== nickel ==
==> flow/design.v <==
module FAdd(
    input rst,
    input clk,
    input  [31:0]               a,
    input  [31:0]               b,
    output reg [31:0]           c,
    output reg [2:0]           state
);
    parameter NAN = 32'b01111111100000000000000000000001;  
    parameter ZERO = 32'b0;  
    wire a_s = a[31];
    wire b_s = b[31];
    wire [7:0] a_e = a[30:23];
    wire [7:0] b_e = b[30:23];
    wire [22:0] a_m = a[22:0];
    wire [22:0] b_m = b[22:0];
    wire a_e_max = a_e == 8'b11111111;
    wire b_e_max = b_e == 8'b11111111;
    wire a_e_min = a_e == 8'b0;
    wire b_e_min = b_e == 8'b0;
    wire a_m_min = a_m == 23'b0;
    wire b_m_min = b_m == 23'b0;
    wire a_inf = a_e_max & a_m_min;
    wire b_inf = b_e_max & b_m_min;
    wire a_nan = a_e_max & ~a_m_min;
    wire b_nan = b_e_max & ~b_m_min;
    wire a_zero = a_e_min & a_m_min;
    wire b_zero = b_e_min & b_m_min;
    wire a_denorm = a_e_min & ~a_m_min;
    wire b_denorm = b_e_min & ~b_m_min;
    wire inverse = (a_s ^ b_s) & (a_e == b_e) & (a_m == b_m);
    wire special_case = a_nan | b_nan | a_inf | b_inf | a_zero | b_zero | inverse;
    wire [31:0] special_output = (a_nan | b_nan) ? NAN :
    a_inf ? ((b_inf & (a_s ^ b_s)) ? NAN : a) :
    b_inf ? b :
    a_zero ? ((b_zero & (a_s ^ b_s) ? ZERO : b)) :
    b_zero ? a :
    inverse ? ZERO : 32'hffffffff;
    reg a_sign;
    reg b_sign;
    reg [26:0] a_add;
    reg [26:0] b_add;
    reg [7:0] a_exp;
    reg [7:0] b_exp;
    parameter READ = 3'd0,
    ALIGN = 3'd1,
    ADD = 3'd2,
    NORM = 3'd3,
    DENORM = 3'd4,
    ROUND = 3'd5,
    PACK = 3'd6,
    OUTPUT = 3'd7;
    reg c_sign;
    reg[27:0] c_add;
    reg[7:0] c_exp;
always @(posedge clk) begin
if (!rst) begin
    state <= READ;
end
else begin
case (state)
READ: begin
    a_sign <= a_s;
    b_sign <= b_s;
    a_add <= {~a_denorm, a_m, 3'b0};
    b_add <= {~b_denorm, b_m, 3'b0};
    a_exp <= a_denorm ? 8'b1 : a_e;
    b_exp <= b_denorm ? 8'b1 : b_e;
    c <= special_output;
    state <= special_case ? OUTPUT : ALIGN;
end
ALIGN: begin
    if (a_exp > b_exp) begin
        b_exp <= b_exp + 1;
        b_add <= b_add >> 1;
        b_add[0] <= b_add[0] | b_add[1];  
    end else if (a_exp < b_exp) begin
        a_exp <= a_exp + 1;
        a_add <= a_add >> 1;
        a_add[0] <= a_add[0] | a_add[1];
    end else begin
        state <= ADD;
    end
end
ADD: begin
    c_exp <= a_exp;
    if (a_sign == b_sign) begin
        c_add <= a_add + b_add;
        c_sign <= a_sign;
    end else if (a_add > b_add) begin
        c_add <= a_add - b_add;
        c_sign <= a_sign;
    end else begin
        c_add <= b_add - a_add;
        c_sign <= b_sign;
    end
    state <= NORM;
end
NORM: begin
    if (c_add[27]) begin  
        c_exp <= c_exp + 1;
        c_add <= c_add >> 1;
        c_add[0] <= c_add[0] | c_add[1];
    end else if (~c_add[26] & c_exp != 8'b0) begin  
        c_exp <= c_exp - 1;
        c_add <= c_add << 1;
    end else begin
        state <= DENORM;
    end
end
DENORM: begin
    if (c_exp == 8'b0) begin  
        c_exp <= c_exp + 1;
        c_add <= c_add >> 1;
        c_add[0] <= c_add[0] | c_add[1];
    end
    state <= ROUND;
end
ROUND: begin
    if (c_add[2] & (c_add[1] | c_add[0] | c_add[3])) begin
        c_add <= c_add + 4'b1000;
    end
    state <= PACK;
end
PACK: begin
    c[31] <= c_sign;
    c[22:0] <= c_add[25:3];
    if (c_exp == 8'b11111111) begin  
        c[30:0] <= {8'b11111111, 23'b0};
    end else if (c_add[27]) begin  
        c[30:23] <= c_exp + 1;
    end else if (~c_add[26]) begin  
        c[30:23] <= c_exp - 1;
    end else begin
        c[30:23] <= c_exp;
    end
    state <= OUTPUT;
end
OUTPUT: begin
end
endcase
end
end
endmodule
make LEC_CHECK=0 CAP_MARGIN=20 CORE_ASPECT_RATIO=1.03 CORE_MARGIN=3 CORE_UTILIZATION=65 CTS_CLUSTER_DIAMETER=28 GPL_ROUTABILITY_DRIVEN=1 MIN_ROUTING_LAYER=met1 SETUP_SLACK_MARGIN=1.09 SLEW_MARGIN=20 TNS_END_PERCENT=100 finish   # period 3.67 ns
run.sh (not shown) runs the stock make flow with config.mk's settings and CLKGATE_MAP_FILE=.
No final results exist for nickel, since it was stopped by error GRT-0232 during 5_1_grt.
Edits applied to the flow inputs when going from nickel to zinc:
diff --git a/flow/config.mk b/flow/config.mk
--- a/flow/config.mk
+++ b/flow/config.mk
@@ -11,3 +11,3 @@
 export CORE_UTILIZATION = 65
-export CTS_CLUSTER_DIAMETER = 28
+export CTS_CLUSTER_DIAMETER = 29
 export GPL_ROUTABILITY_DRIVEN = 1
--- outcome ---
zinc terminated abnormally: 5_1_grt reported GRT-0232. Comparing zinc against nickel, there is no change at all in register bit count reported by yosys. Diff nickel -> zinc: hold buffer count at cts stayed essentially flat, area of the mapped netlist has remained practically unchanged, effective utilization at floorplan essentially unchanged, chip area was more or less identical. Comparing zinc against nickel, there is no change at all in sequential area share after synthesis. Placeable core region came out exactly the same in zinc and nickel. From nickel to zinc the numbers moved as follows: post-place instance area ~0 delta; CTS H-tree depth ~0 delta; horizontal extent of the die ~0 delta.
Input-level comparison between fjord and zinc:
diff --git a/flow/config.mk b/flow/config.mk
--- a/flow/config.mk
+++ b/flow/config.mk
@@ -10,8 +10,9 @@
 export CORE_MARGIN = 3
-export CORE_UTILIZATION = 65
-export CTS_CLUSTER_DIAMETER = 29
+export CORE_UTILIZATION = 40
+export CTS_CLUSTER_DIAMETER = 371
+export CTS_CLUSTER_SIZE = 98
 export GPL_ROUTABILITY_DRIVEN = 1
 export MIN_ROUTING_LAYER = met1
-export SETUP_SLACK_MARGIN = 1.09
+export PLACE_DENSITY_LB_ADDON = 0.27
+export SETUP_SLACK_MARGIN = -0.32
 export SLEW_MARGIN = 20
-export TNS_END_PERCENT = 100
==> flow/constraint.sdc <==
create_clock -name core_clock -period 3.3 [get_ports {clk}]
set_input_delay 0.6600 -clock core_clock [delete_from_list [all_inputs] [get_ports {clk}]]
set_output_delay 0.6600 -clock core_clock [all_outputs]
set_load 0.01 [all_outputs]
--- outcome ---
Although fjord finished all stages, its layout failed final checks on setup timing.
Against zinc, width of the chip in fjord rose by more than a quarter.
Going from zinc to fjord, standard cell core area grew by more than half.
Total setup buffers inserted after CTS: fjord < zinc
Reported for fjord and zinc, number of distinct standard cells referenced by the synthesized netlist turned out identical to the last digit.
Between fjord and zinc, the HPWL after detailed placement is lower for zinc.
Summary of fjord over zinc: complex-gate fraction of the synthesized area shows no meaningful change, die footprint shows an increase of 0.013 mm^2, share of synthesized area occupied by flip-flops and latches shows no meaningful change.
